==> v27 <==
// breakout
module breakout(
    input logic clk,
    input logic right,
    input logic left,
    input logic reset,
    output logic [2:0] red,
    output logic [2:0] green,
    output logic [2:0] blue,
    output logic hsync,
    output logic vsync
    );
==> flow/config.mk <==
export PLATFORM = sky130hd
export DESIGN_NAME = breakout
export DESIGN_NICKNAME = breakout
export VERILOG_FILES = /design/flow/design.v
export SDC_FILE = /design/flow/constraint.sdc
export NUM_CORES = 4
export LEC_CHECK = 0
export ABC_AREA = 1
export CAP_MARGIN = 0
export CORE_MARGIN = 2
export CORE_UTILIZATION = 72
export CTS_CLUSTER_DIAMETER = 344
export GPL_ROUTABILITY_DRIVEN = 0
export MIN_ROUTING_LAYER = met1
export PLACE_DENSITY_LB_ADDON = 0.07
export SLEW_MARGIN = 20
export TNS_END_PERCENT = 90
==> flow/constraint.sdc <==
create_clock -name core_clock -period 3.94 [get_ports {clk}]
set_input_delay 0.7880 -clock core_clock [delete_from_list [all_inputs] [get_ports {clk}]]
set_output_delay 0.7880 -clock core_clock [all_outputs]
set_load 0.01 [all_outputs]
run.sh (not shown) runs the stock make flow with config.mk's settings and CLKGATE_MAP_FILE=.
==> inputs of v1, as changes to v27 <==
==> flow/config.mk (replaced) <==
export PLATFORM = sky130hd
export DESIGN_NAME = breakout
export DESIGN_NICKNAME = breakout
export VERILOG_FILES = /design/flow/design.v
export SDC_FILE = /design/flow/constraint.sdc
export NUM_CORES = 4
export LEC_CHECK = 0
export ABC_AREA = 1
export CAP_MARGIN = 20
export CORE_MARGIN = 2
export CORE_UTILIZATION = 71
export CTS_CLUSTER_DIAMETER = 350
export MIN_ROUTING_LAYER = met1
export PLACE_DENSITY_LB_ADDON = 0.07
export SLEW_MARGIN = 20
export TNS_END_PERCENT = 35
==> flow/constraint.sdc (replaced) <==
create_clock -name core_clock -period 3.9 [get_ports {clk}]
set_input_delay 0.7800 -clock core_clock [delete_from_list [all_inputs] [get_ports {clk}]]
set_output_delay 0.7800 -clock core_clock [all_outputs]
set_load 0.01 [all_outputs]
==> GITHUB_STEP_SUMMARY <==
## Implementation flow summary

| Metric | Value |
|---|---|
| Min setup slack post-route | -0.181 ns |
| Global-route usage over all layers | 41.9% |
| Destination of the worst hold path | game_inst.brick_alive29 |
| Final setup violating endpoints | 9 |
| LEAKAGE | 6.24 nW |
| Non-filler instance count after layout | 2005 |
| Final Core Density | 84.4% |
| Number of filler cells placed in the layout | 965 |
| Sw power | 1.22 mW |
| Y dimension of the die | 130 um |
| Post-layout net count | 1884 |
| Status | failed layout checks |
| Cells after DPL | 1962 |
| Setup slack of the most critical reg-to-reg path | 0.07 ns |
| Combinational power | 0.629 mW |
| Layout check faults | setup timing |
| Power consumed by the clock network | 1.69 mW |
[end of results for v1]
==> GITHUB_STEP_SUMMARY <==
## Implementation flow summary

| Metric | Value |
|---|---|
| Seq area share | 25.1% |
| Combinational power | 0.592 mW |
| Min setup slack post-route | -0.157 ns |
| LEAKAGE | 6.08 nW |
| Cells after DPL | 1914 |
| Status | failed layout checks |
| Post-layout net count | 1855 |
| Number of filler cells placed in the layout | 1012 |
| Sw power | 1.23 mW |
| Setup slack of the most critical reg-to-reg path | 0.38 ns |
| Final setup violating endpoints | 9 |
| Final Core Density | 82.4% |
| Layout check faults | setup timing |
| Y dimension of the die | 129 um |
| Destination of the worst hold path | game_inst.brick_alive61 |
[end of results for v27]

========
==> inputs of branch tundra <==
Starting RTL as in the previous note.
clock: 4.44 ns
lec_check: 0
cap_margin: 20
core_margin: 2
core_utilization: 71
cts_cluster_diameter: 70
hold_slack_margin: -0.09
min_routing_layer: met1
place_density_lb_addon: 0.27
slew_margin: 20
tns_end_percent: 35
==> branch fjord: changes against branch tundra <==
- ABC_AREA: not set -> 1
- CTS_CLUSTER_DIAMETER: 70 -> 344
- GPL_ROUTABILITY_DRIVEN: not set -> 0
- HOLD_SLACK_MARGIN: -0.09 -> not set
- PLACE_DENSITY_LB_ADDON: 0.27 -> 0.07
- TNS_END_PERCENT: 35 -> 90
==> flow/constraint.sdc (replaced) <==
create_clock -name core_clock -period 3.63 [get_ports {clk}]
set_input_delay 0.7260 -clock core_clock [delete_from_list [all_inputs] [get_ports {clk}]]
set_output_delay 0.7260 -clock core_clock [all_outputs]
set_load 0.01 [all_outputs]
==> branch lagoon: changes against branch tundra <==
- ABC_AREA: not set -> 1
- CORE_UTILIZATION: 71 -> 65
- CTS_CLUSTER_DIAMETER: 70 -> not set
- HOLD_SLACK_MARGIN: -0.09 -> not set
- MIN_ROUTING_LAYER: met1 -> not set
- PLACE_DENSITY_LB_ADDON: 0.27 -> not set
- TNS_END_PERCENT: 35 -> not set
==> flow/constraint.sdc (replaced) <==
create_clock -name core_clock -period 4.68 [get_ports {clk}]
set_input_delay 0.9360 -clock core_clock [delete_from_list [all_inputs] [get_ports {clk}]]
set_output_delay 0.9360 -clock core_clock [all_outputs]
set_load 0.01 [all_outputs]
==> qor summary <==
|  | branch tundra | branch fjord | branch lagoon |
|---|---|---|---|
| Status | failed layout checks | failed layout checks | finished clean |
| Layout check failures | setup timing | setup timing | - |
| Post-route cell area | 11100 um^2 | 13100 um^2 | 12100 um^2 |
| Final cell count without fillers | 1412 | 2035 | 1942 |
| Late-Pin Clk Latency | 0.44 ns | 0.44 ns | 0.45 ns |
| Overall via count from detail_route | 9279 | 12978 | 11596 |
| Startpoint of the lowest-slack register-to-register path | game_inst.ballX[6]$_SDFFE_PP0P_ | game_inst.ballX[0]$_SDFFE_PP0P_ | game_inst.ballX[2]$_SDFFE_PP0P_ |
| Pre-CTS WS | -0.528 ns | -0.382 ns | 0.243 ns |
| Leakage power | 4.25 nW | 6.38 nW | 5.83 nW |
| # Cells Yosys | 1189 | 1708 | 1708 |
| Synthesized-area fraction occupied by ao, oa, aoi and oai cells | 0.238 | 0.130 | 0.130 |
| Non-clock buffer instance count of the final layout | 80 | 148 | 41 |
| Proportion of cell area occupied by registers | 0.281 | 0.240 | 0.257 |
| Seq/Total Area, Yosys | 0.311 | 0.279 | 0.279 |
| Post-synthesis cell type with the largest instance count | sky130_fd_sc_hd__dfxtp_1 | sky130_fd_sc_hd__nand2_1 | sky130_fd_sc_hd__nand2_1 |
| Basic Gates by Area | 0.204 | 0.348 | 0.348 |
| Detailed Route Iter0 Violations | 1062 | 2198 | 1291 |
| Hold endpoint | game_inst.brick_alive22$_SDFFE_PP1P_ | game_inst.brick_alive25$_SDFFE_PP1P_ | game_inst.brick_alive72$_SDFFE_PP1P_ |
| Power density of the placed cells | 301 nW/um^2 | 337 nW/um^2 | 267 nW/um^2 |
| Detailed-route vias per instance | 6.57 | 6.38 | 5.97 |
| Drt wl/cell | 19.2 um | 18.4 um | 16.8 um |
| Post-detailed-placement cell area | 10500 um^2 | 12200 um^2 | 11500 um^2 |
| Arrival time at the worst endpoint | 3.84 ns | 3.26 ns | 3.48 ns |
| Endpoint of the worst-slack reg-to-reg timing path | game_inst.brick_alive63$_SDFFE_PP1P_ | game_inst.brick_alive82$_SDFFE_PP1P_ | game_inst.brick_alive48$_SDFFE_PP1P_ |
| Inverters | 53 | 188 | 188 |
| Clock buf count | 18 | 18 | 17 |
Power is estimated from default activity; no workload was simulated.
